==> yarrow <==
// TopLevelModule
module TopLevelModule(
    input clk,                    
    input [2:0] switches,        
    input confirm_key1,   
input confirm_key2,     
    input reset_key,            
    output [1:0] player_led,     
    output [1:0] winner_led           
);
    wire [2:0] column_select;
    wire confirm_move1;
wire confirm_move2;
    wire reset_game;
    wire [1:0] current_player;
    wire game_over;
    InputProcessor input_proc(
        .clk(clk),
        .switches(switches),
        .confirm_key1(confirm_key1),
        .confirm_key2(confirm_key2),
        .reset_key(reset_key),
        .column(column_select),
        .confirm1(confirm_move1),
.confirm2(confirm_move2),
        .reset(reset_game)
    );
    control control_unit(
        .clk(clk),
        .reset(reset_game),
        .column_select(column_select),
        .confirm_move1(confirm_move1),
        .confirm_move2(confirm_move2),
        .current_player(current_player),
        .game_over(game_over), .winner(winner_led)
    );
    assign player_led = current_player;
endmodule
Settings: LEC_CHECK=0, ABC_AREA=1, CAP_MARGIN=20, CORE_MARGIN=2, CORE_UTILIZATION=72, CTS_CLUSTER_DIAMETER=362, CTS_CLUSTER_SIZE=28, PLACE_DENSITY=0.66, SETUP_SLACK_MARGIN=1.28, SLEW_MARGIN=20; clock period 4.41 ns.
run.sh (not shown) runs the stock make flow with config.mk's settings and CLKGATE_MAP_FILE=.
==> inputs of maple, as changes to yarrow <==
==> flow/config.mk (replaced) <==
export PLATFORM = sky130hd
export DESIGN_NAME = TopLevelModule
export DESIGN_NICKNAME = TopLevelModule
export VERILOG_FILES = /design/flow/design.v
export SDC_FILE = /design/flow/constraint.sdc
export NUM_CORES = 4
export LEC_CHECK = 0
export CAP_MARGIN = 20
export CORE_ASPECT_RATIO = 0.5
export CORE_MARGIN = 2
export CORE_UTILIZATION = 58
export HOLD_SLACK_MARGIN = -0.07
export SLEW_MARGIN = 20
==> flow/constraint.sdc (replaced) <==
create_clock -name core_clock -period 10.0 [get_ports {clk}]
set_input_delay 2.0000 -clock core_clock [delete_from_list [all_inputs] [get_ports {clk}]]
set_output_delay 2.0000 -clock core_clock [all_outputs]
set_load 0.01 [all_outputs]
==> inputs of sierra, as changes to yarrow <==
==> flow/config.mk (replaced) <==
export PLATFORM = sky130hd
export DESIGN_NAME = TopLevelModule
export DESIGN_NICKNAME = TopLevelModule
export VERILOG_FILES = /design/flow/design.v
export SDC_FILE = /design/flow/constraint.sdc
export NUM_CORES = 4
export LEC_CHECK = 0
export CAP_MARGIN = 20
export CORE_MARGIN = 2
export CORE_UTILIZATION = 40
export CTS_CLUSTER_DIAMETER = 393
export CTS_CLUSTER_SIZE = 98
export PLACE_DENSITY = 0.86
export SLEW_MARGIN = 20
==> flow/constraint.sdc (replaced) <==
create_clock -name core_clock -period 10.0 [get_ports {clk}]
set_input_delay 2.0000 -clock core_clock [delete_from_list [all_inputs] [get_ports {clk}]]
set_output_delay 2.0000 -clock core_clock [all_outputs]
set_load 0.01 [all_outputs]
==> inputs of juniper, as changes to yarrow <==
--- a/flow/config.mk
+++ b/flow/config.mk
@@ -12,5 +12,3 @@
 export CTS_CLUSTER_DIAMETER = 362
-export CTS_CLUSTER_SIZE = 28
 export PLACE_DENSITY = 0.66
-export SETUP_SLACK_MARGIN = 1.28
 export SLEW_MARGIN = 20
==> comparison <==
- juniper finished with negative setup slack left. yarrow stopped in global routing (5_1_grt). sierra went through all stages and came out clean. maple went through all stages and came out clean.
- Against maple, the cell area of sierra is higher by about 1.1%.
- Between sierra and maple, the lower first-iteration DRC count is in sierra (gap 10%, measured against maple).
- Between sierra and maple, the lower clock skew is in sierra (gap 7.1 ps).
- Of sierra and juniper, juniper has the higher power (gap about 50%, measured against juniper).
- Against juniper, the sequential power of sierra is lower by 45%.
- Count of clock-buffer cells in the layout is the same in maple and juniper.
- Between juniper and maple, the lower wire length is in juniper (gap 5.8%, measured against maple).
==> figures <==
	sierra	maple	yarrow	juniper
Run status	finished clean	finished clean	stopped before the end	failed layout checks
Last stage reached	-	-	global routing (5_1_grt)	-
Violated checks	-	-	-	negative setup slack
Leak	3.898 nW	3.912 nW	-	4.639 nW
Clk pwr share	0.171	0.163	-	0.129
Inverters excl. clock	56	56	-	215
Area share of the largest cell type after synthesis	0.2955	0.2955	0.2933	0.2933
Total length of routed met2 wires	10.50 mm	10.24 mm	-	10.63 mm
Setup Skew	10.65 ps	17.71 ps	-	13.67 ps
CP max stage cell	o311ai_0	dfstp_2	-	dfrtp_1
Cell type taking the most area	combinational gates	combinational gates	-	combinational gates
Fraction of cell area in non-clock buffers	0.01827	0.02302	-	0.09007
Total number of vias	7422	7426	-	8457
Chip area	20390 um2	14280 um2	11630 um2	11630 um2
Worst vdd ir	0.0001783 V	0.0001726 V	-	0.0003204 V
Total Neg Setup Slack	0 ps	0 ps	-	-962.9 ps
Area fraction in full adders, half adders and majority gates	0.06494	0.06494	0.06446	0.06446
Tap cell count	260	170	-	136

---

==> v30 <==
TopLevelModule again, from the RTL that the note above started with.
clock: 10.0 ns
lec_check: 0
cap_margin: 20
cell_pad_in_sites_global_placement: 2
core_aspect_ratio: 0.74
core_margin: 4
core_utilization: 51
cts_cluster_diameter: 293
cts_cluster_size: 95
hold_slack_margin: -0.06
place_density: 0.35
slew_margin: 20
==> v9 (differences from v30) <==
==> flow/config.mk (replaced) <==
export PLATFORM = sky130hd
export DESIGN_NAME = TopLevelModule
export DESIGN_NICKNAME = TopLevelModule
export VERILOG_FILES = /design/flow/design.v
export SDC_FILE = /design/flow/constraint.sdc
export NUM_CORES = 4
export LEC_CHECK = 0
export CAP_MARGIN = 20
export CORE_MARGIN = 2
export CORE_UTILIZATION = 72
export CTS_CLUSTER_DIAMETER = 400
export CTS_CLUSTER_SIZE = 13
export PLACE_DENSITY = 0.35
export SETUP_SLACK_MARGIN = 1.67
export SLEW_MARGIN = 20
==> flow/constraint.sdc (replaced) <==
create_clock -name core_clock -period 5.77 [get_ports {clk}]
set_input_delay 1.1540 -clock core_clock [delete_from_list [all_inputs] [get_ports {clk}]]
set_output_delay 1.1540 -clock core_clock [all_outputs]
set_load 0.01 [all_outputs]
==> v23 (differences from v30) <==
==> flow/config.mk (replaced) <==
export PLATFORM = sky130hd
export DESIGN_NAME = TopLevelModule
export DESIGN_NICKNAME = TopLevelModule
export VERILOG_FILES = /design/flow/design.v
export SDC_FILE = /design/flow/constraint.sdc
export NUM_CORES = 4
export LEC_CHECK = 0
export CAP_MARGIN = 20
export CELL_PAD_IN_SITES_DETAIL_PLACEMENT = 2
export CORE_MARGIN = 2
export CORE_UTILIZATION = 40
export SLEW_MARGIN = 20
export TNS_END_PERCENT = 80
==> qor summary <==
metric                                                                    v30           v23              v9
Achievable Freq                                                       182 MHz       170 MHz               -
Logic gate fraction of the total cell area                              59.0%         58.4%               -
Number of warnings in the stage logs                                       30            28               -
Number of cell instances on the worst register-to-register path            17            18               -
Cell row count                                                             38            50              37
Req. time, crit path                                                 10.22 ns      10.22 ns               -
Startpoint kind of the worst setup timing path                           flop          flop               -
Clock transition at path regs                                         0.08 ns       0.08 ns               -
Post-Route Hold Slack                                                0.280 ns      0.272 ns               -
Met3 Routed Length                                                    2.42 mm       1.70 mm               -
Placeable core area                                                 14700 um2     18800 um2       10400 um2
Power of the combinational group                                      1.28 mW       1.35 mW               -
Run status                                           timing/DRC/antenna clean  timing/DRC/antenna clean  did not finish
Failing step                                                                -             -         5_1_grt
DPL Wire Length                                                       19.7 mm       22.9 mm         18.6 mm
Power per cell area                                                262 nW/um2    269 nW/um2               -
Classification of the worst-slack hold path                      reg -> async  reg -> async               -
Final #Nets                                                               926           929               -
Clock period minus worst slack                                        5.50 ns       5.88 ns               -

---

==> trial 35: inputs <==
==> flow/design.v <==
module InputProcessor (
    input clk,               
    input [2:0] switches,    
    input confirm_key1,       
input confirm_key2,
    input reset_key,       
    output reg [2:0] column, 
    output reg confirm1,       
output reg confirm2,
    output reg reset        
);
    always @(posedge clk) begin
        column <= switches; 
    end
    always @(posedge clk) begin
        confirm1 <= !confirm_key1; 
	confirm2 <= !confirm_key2;
        reset <= !reset_key;      
    end
endmodule
module gameLogic(
    input clk,
    input reset,
    input [2:0] column,
    input player,
    input confirm_move,
    output reg [1:0] win,
    output reg [1:0] winner
);
    reg [83:0] grid;
    reg [83:0] grid_next;
    reg token_placed;
    reg confirm_prev;
    reg [1:0] win_next;
    wire [1:0] token = player ? 2'b01 : 2'b10;
    wire place = confirm_move && !confirm_prev;
    integer i, j;
function automatic [1:0] checkWin(input [83:0] g, input [1:0] playerToken);
    integer col, row, count, i;
begin
    checkWin = 2'b00;
    for (row = 0; row < 6; row = row + 1) begin
        count = 0;
        for (col = 0; col < 7; col = col + 1) begin
            if (g[(col*6+row)*2 +: 2] == playerToken) begin
                count = count + 1;
                if (count == 4) begin
                    checkWin = 2'b01;
                end
            end else count = 0;
        end
    end
    for (col = 0; col < 7; col = col + 1) begin
        count = 0;
        for (row = 0; row < 6; row = row + 1) begin
            if (g[(col*6+row)*2 +: 2] == playerToken) begin
                count = count + 1;
                if (count == 4) begin
                    checkWin = 2'b01;
                end
            end else count = 0;
        end
    end
    for (row = 0; row < 3; row = row + 1) begin
        for (col = 0; col < 4; col = col + 1) begin
            count = 0;
            for (i = 0; i < 4; i = i + 1) begin
                if (g[((col+i)*6+(row+i))*2 +: 2] == playerToken) begin
                    count = count + 1;
                    if (count == 4) begin
                        checkWin = 2'b01;
                    end
                end else count = 0;
            end
        end
    end
    for (row = 3; row < 6; row = row + 1) begin
        for (col = 0; col < 4; col = col + 1) begin
            count = 0;
            for (i = 0; i < 4; i = i + 1) begin
                if (g[((col+i)*6+(row-i))*2 +: 2] == playerToken) begin
                    count = count + 1;
                    if (count == 4) begin
                        checkWin = 2'b01;
                    end
                end else count = 0;
            end
        end
    end
end
endfunction
    always @* begin
        grid_next = grid;
        token_placed = 0;
        for (i = 0; i < 7; i = i + 1) begin
            if (column == i) begin
                for (j = 0; j < 6; j = j + 1) begin
                    if (!token_placed && grid[(i*6+j)*2 +: 2] == 2'b00) begin
                        grid_next[(i*6+j)*2 +: 2] = token;
                        token_placed = 1;
                    end
                end
            end
        end
        win_next = checkWin(grid_next, token);
    end
    always @(posedge clk) begin
        confirm_prev <= confirm_move;
    end
    always @(posedge clk or posedge reset) begin
        if (reset) begin
            grid <= 84'd0;
            win <= 2'b00;
            winner <= 2'b00;
        end else if (place && token_placed) begin
            grid <= grid_next;
            win <= win_next;
            winner <= win_next[0] ? token : 2'b00;
        end
    end
endmodule
module control(
    input clk,                 
    input reset,               
    input [2:0] column_select, 
    input confirm_move1,
    input confirm_move2,       
    output reg [1:0] current_player, 
    output reg game_over,      
	 output [1:0] winner
);
    parameter IDLE_STATE = 3'b000,
              PLAYER1_TURN = 3'b001,
              PLAYER2_TURN = 3'b010,
              CHECK_MOVE = 3'b011,
				  win_state = 3'b100;
    reg [2:0] state; 
wire confirm_move = (current_player==2'b01)?confirm_move1:confirm_move2;
    wire [1:0]win;
    gameLogic game_logic(
        .clk(clk),
        .reset(reset),
        .column(column_select),
        .player(current_player == 2'b01), 
        .confirm_move(confirm_move),
        .win(win),
		  .winner(winner)
    );
    always @(posedge clk or posedge reset) begin
        if (reset) begin
            state <= IDLE_STATE;
            current_player <= 2'b01;  
            game_over <= 0;
        end
        else begin
            case (state)
                IDLE_STATE: begin
                    if (confirm_move) begin
                        state <= CHECK_MOVE;
                    end
                end
                PLAYER1_TURN: begin
                    if (confirm_move) begin
                        state <= CHECK_MOVE;
                    end
                end
                PLAYER2_TURN: begin
                    if (confirm_move) begin
                        state <= CHECK_MOVE;
                    end
                end
                CHECK_MOVE: begin
                    if (win) begin
                        state <= win_state; 
                    end else begin
                        current_player <= (current_player == 2'b01) ? 2'b10 : 2'b01;
                        state <= (current_player == 2'b01) ? PLAYER1_TURN : PLAYER2_TURN;
                    end
                end
					 win_state: begin
					 game_over <= 1; 
					 end
                default: state <= IDLE_STATE;
            endcase
        end
    end
endmodule
module TopLevelModule(
    input clk,                    
    input [2:0] switches,        
    input confirm_key1,   
input confirm_key2,     
    input reset_key,            
    output [1:0] player_led,     
    output [1:0] winner_led           
);
    wire [2:0] column_select;
    wire confirm_move1;
wire confirm_move2;
    wire reset_game;
    wire [1:0] current_player;
    wire game_over;
    InputProcessor input_proc(
        .clk(clk),
        .switches(switches),
        .confirm_key1(confirm_key1),
        .confirm_key2(confirm_key2),
        .reset_key(reset_key),
        .column(column_select),
        .confirm1(confirm_move1),
.confirm2(confirm_move2),
        .reset(reset_game)
    );
    control control_unit(
        .clk(clk),
        .reset(reset_game),
        .column_select(column_select),
        .confirm_move1(confirm_move1),
        .confirm_move2(confirm_move2),
        .current_player(current_player),
        .game_over(game_over), .winner(winner_led)
    );
    assign player_led = current_player;
endmodule
==> flow/run.sh <==
#!/bin/bash
# the make line also repeats each setting of config.mk as NAME=value (left out here)
make -C /OpenROAD-flow-scripts/flow DESIGN_CONFIG=/design/flow/config.mk WORK_HOME=/design/flow/orfs CLKGATE_MAP_FILE= finish
==> flow/config.mk <==
export PLATFORM = sky130hd
export DESIGN_NAME = TopLevelModule
export DESIGN_NICKNAME = TopLevelModule
export VERILOG_FILES = /design/flow/design.v
export SDC_FILE = /design/flow/constraint.sdc
export NUM_CORES = 4
export LEC_CHECK = 0
export CAP_MARGIN = 20
export CELL_PAD_IN_SITES_DETAIL_PLACEMENT = 0
export CORE_ASPECT_RATIO = 0.82
export CORE_MARGIN = 2
export CORE_UTILIZATION = 31
export CTS_CLUSTER_DIAMETER = 102
export CTS_CLUSTER_SIZE = 84
export GPL_ROUTABILITY_DRIVEN = 1
export GPL_TIMING_DRIVEN = 0
export MAX_ROUTING_LAYER = met4
export SETUP_SLACK_MARGIN = 0.76
export SLEW_MARGIN = 35
==> flow/constraint.sdc <==
create_clock -name core_clock -period 5.25 [get_ports {clk}]
set_input_delay 1.0500 -clock core_clock [delete_from_list [all_inputs] [get_ports {clk}]]
set_output_delay 1.0500 -clock core_clock [all_outputs]
set_load 0.01 [all_outputs]
==> inputs of build 45, as changes to trial 35 <==
Settings changed: CORE_ASPECT_RATIO 0.82 to 1.15, CORE_UTILIZATION 31 to 72, CTS_CLUSTER_DIAMETER 102 to not set, CTS_CLUSTER_SIZE 84 to 32, GPL_TIMING_DRIVEN 0 to 1, MAX_ROUTING_LAYER met4 to met5, PLACE_DENSITY set to 0.78, SETUP_SLACK_MARGIN 0.76 to not set.
==> flow/constraint.sdc (replaced) <==
create_clock -name core_clock -period 4.28 [get_ports {clk}]
set_input_delay 0.8560 -clock core_clock [delete_from_list [all_inputs] [get_ports {clk}]]
set_output_delay 0.8560 -clock core_clock [all_outputs]
set_load 0.01 [all_outputs]
==> inputs of build 71, as changes to trial 35 <==
Settings changed: CELL_PAD_IN_SITES_DETAIL_PLACEMENT 0 to not set, CORE_ASPECT_RATIO 0.82 to not set, CORE_UTILIZATION 31 to 70, CTS_CLUSTER_DIAMETER 102 to not set, CTS_CLUSTER_SIZE 84 to not set, GPL_ROUTABILITY_DRIVEN 1 to not set, GPL_TIMING_DRIVEN 0 to not set, MAX_ROUTING_LAYER met4 to not set, SETUP_SLACK_MARGIN 0.76 to not set, SLEW_MARGIN 35 to 20.
==> flow/constraint.sdc (replaced) <==
create_clock -name core_clock -period 8.22 [get_ports {clk}]
set_input_delay 1.6440 -clock core_clock [delete_from_list [all_inputs] [get_ports {clk}]]
set_output_delay 1.6440 -clock core_clock [all_outputs]
set_load 0.01 [all_outputs]
==> inputs of trial 55, as changes to trial 35 <==
Settings changed: ABC_AREA set to 1, CELL_PAD_IN_SITES_DETAIL_PLACEMENT 0 to not set, CORE_ASPECT_RATIO 0.82 to not set, CORE_UTILIZATION 31 to 70, CTS_CLUSTER_DIAMETER 102 to 319, CTS_CLUSTER_SIZE 84 to not set, GPL_ROUTABILITY_DRIVEN 1 to not set, GPL_TIMING_DRIVEN 0 to not set, MAX_ROUTING_LAYER met4 to not set, SETUP_SLACK_MARGIN 0.76 to not set, SLEW_MARGIN 35 to 20.
==> flow/constraint.sdc (replaced) <==
create_clock -name core_clock -period 4.96 [get_ports {clk}]
set_input_delay 0.9920 -clock core_clock [delete_from_list [all_inputs] [get_ports {clk}]]
set_output_delay 0.9920 -clock core_clock [all_outputs]
set_load 0.01 [all_outputs]
==> summary of the runs <==
Build 45 produced a layout that fails on setup timing. Trial 55 finished clean. Trial 35 completed without violations. Build 71 went through all stages and came out clean. Global-route usage: build 45 > build 71 > trial 55 > trial 35. Utilization: trial 35 < build 71 < trial 55 < build 45. Clock skew: trial 55 > trial 35 > build 45 > build 71. The highest total power belongs to build 45, the lowest to build 71. Synthesized area: trial 35 is lower than trial 55 (0.73%). First-iteration DRC count: trial 35 is lower than build 45 (60%). Between trial 55 and build 71, the lower sequential share of layout area is in trial 55 (gap 2.4 points).
Power is estimated from default activity; no workload was simulated.
